== exp/quartz ==
Design axi_gpio_expanded, start of the top module:
module axi_gpio_expanded
#(
    parameter C_ALL_INPUTS        = 0,             
    parameter C_ALL_OUTPUTS       = 0,             
    parameter C_GPIO_WIDTH        = 32,            
    parameter C_DOUT_DEFAULT      = 32'h00000000,  
    parameter C_TRI_DEFAULT       = 32'hFFFFFFFF,  
    parameter C_IS_DUAL           = 1,             
    parameter C_ALL_INPUTS_2      = 0,             
    parameter C_ALL_OUTPUTS_2     = 0,             
    parameter C_GPIO2_WIDTH       = 32,            
    parameter C_DOUT_DEFAULT_2    = 32'h00000000,  
    parameter C_TRI_DEFAULT_2     = 32'hFFFFFFFF,  
    parameter C_INTERRUPT_PRESENT = 1              
)
(
    input logic ACLK,     
    input logic ARESETn,  
    input  logic              [8:2] AWADDR,    
    input  logic              [2:0] AWPROT,    
    input  logic                    AWVALID,   
    output logic                    AWREADY,   
    input  logic             [31:0] WDATA,   
    input  logic              [3:0] WSTRB,   
    input  logic                    WVALID,  
    output logic                    WREADY,  
    output logic              [1:0] BRESP,   
    output logic                    BVALID,  
    input  logic                    BREADY,  
    input  logic              [8:2] ARADDR,    
    input  logic              [2:0] ARPROT,    
    input  logic                    ARVALID,   
    output logic                    ARREADY,   
    output logic             [31:0] RDATA,   
    output logic              [1:0] RRESP,   
    output logic                    RVALID,  
    input  logic                    RREADY,  
    output logic ip2intc_irpt,                    
    input  logic  [C_GPIO_WIDTH-1:0] gpio_io_i,   
    output logic  [C_GPIO_WIDTH-1:0] gpio_io_o,   
    output logic  [C_GPIO_WIDTH-1:0] gpio_io_t,   
    input  logic [C_GPIO2_WIDTH-1:0] gpio2_io_i,  
    output logic [C_GPIO2_WIDTH-1:0] gpio2_io_o,  
    output logic [C_GPIO2_WIDTH-1:0] gpio2_io_t   
);
Size: roughly 1,100 cells after synthesis, about 300 flip-flops, about 300 I/O pins.
export LEC_CHECK = 0
export ABC_AREA = 0
export CAP_MARGIN = 20
export CELL_PAD_IN_SITES_DETAIL_PLACEMENT = 0
export CELL_PAD_IN_SITES_GLOBAL_PLACEMENT = 0
export CORE_ASPECT_RATIO = 1.01
export CORE_MARGIN = 2
export CORE_UTILIZATION = 70
export GPL_ROUTABILITY_DRIVEN = 0
export GPL_TIMING_DRIVEN = 1
export MAX_ROUTING_LAYER = met5
export SETUP_SLACK_MARGIN = 0.51
export SLEW_MARGIN = 20
create_clock -name core_clock -period 1.73 [get_ports {ACLK}]
run.sh (not shown) runs the stock make flow with config.mk's settings and CLKGATE_MAP_FILE=.
The flow ended early for exp/quartz: it failed with a tool error in 4_1_cts.
Edits applied to the flow inputs when going from exp/quartz to exp/pepper:
# exp/quartz
export LEC_CHECK = 0
export ABC_AREA = 0
export CAP_MARGIN = 20
export CELL_PAD_IN_SITES_DETAIL_PLACEMENT = 0
export CELL_PAD_IN_SITES_GLOBAL_PLACEMENT = 0
export CORE_ASPECT_RATIO = 1.01
export CORE_MARGIN = 2
export CORE_UTILIZATION = 70
export GPL_ROUTABILITY_DRIVEN = 0
export GPL_TIMING_DRIVEN = 1
export MAX_ROUTING_LAYER = met5
export SETUP_SLACK_MARGIN = 0.51
export SLEW_MARGIN = 20
create_clock -name core_clock -period 1.73 [get_ports {ACLK}]
# exp/pepper
export LEC_CHECK = 0
export ABC_AREA = 0
export CAP_MARGIN = 20
export CELL_PAD_IN_SITES_DETAIL_PLACEMENT = 0
export CELL_PAD_IN_SITES_GLOBAL_PLACEMENT = 0
export CORE_ASPECT_RATIO = 0.99
export CORE_MARGIN = 2
export CORE_UTILIZATION = 72
export GPL_ROUTABILITY_DRIVEN = 0
export GPL_TIMING_DRIVEN = 1
export MAX_ROUTING_LAYER = met5
export SETUP_SLACK_MARGIN = 0.51
export SLEW_MARGIN = 20
export TNS_END_PERCENT = 5
create_clock -name core_clock -period 1.73 [get_ports {ACLK}]
Findings:
exp/pepper vs exp/quartz — full die area dropped by a few percent
Floorplan die height, exp/pepper vs exp/quartz: down by a few percent
Compared with exp/quartz, exp/pepper shows post-place setup slack lower by 0.078 ns.
The die extent in x of exp/pepper falls short of that of exp/quartz by 0.40%.
exp/pepper: aborted in 4_1_cts (tool error)
The following lists how exp/amber was set up differently from exp/pepper:
# exp/pepper
export LEC_CHECK = 0
export ABC_AREA = 0
export CAP_MARGIN = 20
export CELL_PAD_IN_SITES_DETAIL_PLACEMENT = 0
export CELL_PAD_IN_SITES_GLOBAL_PLACEMENT = 0
export CORE_ASPECT_RATIO = 0.99
export CORE_MARGIN = 2
export CORE_UTILIZATION = 72
export GPL_ROUTABILITY_DRIVEN = 0
export GPL_TIMING_DRIVEN = 1
export MAX_ROUTING_LAYER = met5
export SETUP_SLACK_MARGIN = 0.51
export SLEW_MARGIN = 20
export TNS_END_PERCENT = 5
create_clock -name core_clock -period 1.73 [get_ports {ACLK}]
# exp/amber
export LEC_CHECK = 0
export ABC_AREA = 0
export CAP_MARGIN = 20
export CELL_PAD_IN_SITES_DETAIL_PLACEMENT = 0
export CELL_PAD_IN_SITES_GLOBAL_PLACEMENT = 0
export CORE_ASPECT_RATIO = 1.01
export CORE_MARGIN = 2
export CORE_UTILIZATION = 70
export CTS_CLUSTER_DIAMETER = 358
export CTS_CLUSTER_SIZE = 15
export GPL_ROUTABILITY_DRIVEN = 0
export GPL_TIMING_DRIVEN = 1
export MAX_ROUTING_LAYER = met5
export SLEW_MARGIN = 20
create_clock -name core_clock -period 1.73 [get_ports {ACLK}]
## What came out
- exp/pepper -> exp/amber: standard cell core area increased by a few percent
- Mux cell area share after synthesis essentially unchanged between exp/amber and exp/pepper.
- On synthesized area, exp/amber and exp/pepper are neck and neck.
- exp/amber did not run to completion, as it errored out during 4_1_cts.
- Status: cell area reported after detailed placement parity (exp/pepper, exp/amber)
- exp/amber ends up with a worst slack at placement that is 0.17 ns higher than in exp/pepper.
- The and-or/or-and share of the synthesized area on exp/pepper is in line with that on exp/amber.
- Going from exp/pepper to exp/amber, the overall die height was found to have gone up by 2.9 um.
- Of exp/amber and exp/pepper, it is exp/amber that has the higher horizontal die dimension.
- Cmp exp/amber and exp/pepper / number of rows in the core area / higher: exp/amber
- exp/amber vs exp/pepper: total die area up
- Of exp/amber and exp/pepper, the run reporting the lower floorplan core density was exp/amber.
What exp/indigo does differently from exp/amber at the input level:
# exp/amber
export LEC_CHECK = 0
export ABC_AREA = 0
export CAP_MARGIN = 20
export CELL_PAD_IN_SITES_DETAIL_PLACEMENT = 0
export CELL_PAD_IN_SITES_GLOBAL_PLACEMENT = 0
export CORE_ASPECT_RATIO = 1.01
export CORE_MARGIN = 2
export CORE_UTILIZATION = 70
export CTS_CLUSTER_DIAMETER = 358
export CTS_CLUSTER_SIZE = 15
export GPL_ROUTABILITY_DRIVEN = 0
export GPL_TIMING_DRIVEN = 1
export MAX_ROUTING_LAYER = met5
export SLEW_MARGIN = 20
create_clock -name core_clock -period 1.73 [get_ports {ACLK}]
# exp/indigo
export LEC_CHECK = 0
export CAP_MARGIN = 20
export CORE_MARGIN = 2
export CORE_UTILIZATION = 63
export SLEW_MARGIN = 20
create_clock -name core_clock -period 6.61 [get_ports {ACLK}]
Findings:
- exp/indigo: full flow OK, the timing, design-rule and antenna checks passed
- Compared with exp/amber, horizontal die dimension in exp/indigo increased by a few percent.
- exp/indigo vs. exp/amber: core region area +11%; overall die height rose by 4.7%; die size picked up an extra about 11%.
## Diff of input files: exp/delta against exp/indigo
# exp/indigo
export LEC_CHECK = 0
export CAP_MARGIN = 20
export CORE_MARGIN = 2
export CORE_UTILIZATION = 63
export SLEW_MARGIN = 20
create_clock -name core_clock -period 6.61 [get_ports {ACLK}]
# exp/delta
export LEC_CHECK = 0
export CAP_MARGIN = 20
export CORE_MARGIN = 2
export CORE_UTILIZATION = 59
export SLEW_MARGIN = 20
create_clock -name core_clock -period 3.29 [get_ports {ACLK}]
## What came out
- Summary — share of power burned in the clock network, exp/delta relative to exp/indigo: lower, by 2.3 points.
- exp/delta against exp/indigo; net count of the finished layout is up slightly.
- exp/delta vs exp/indigo: area fraction of clock buffers and clock inverters down
Power is estimated from default activity; no workload was simulated.
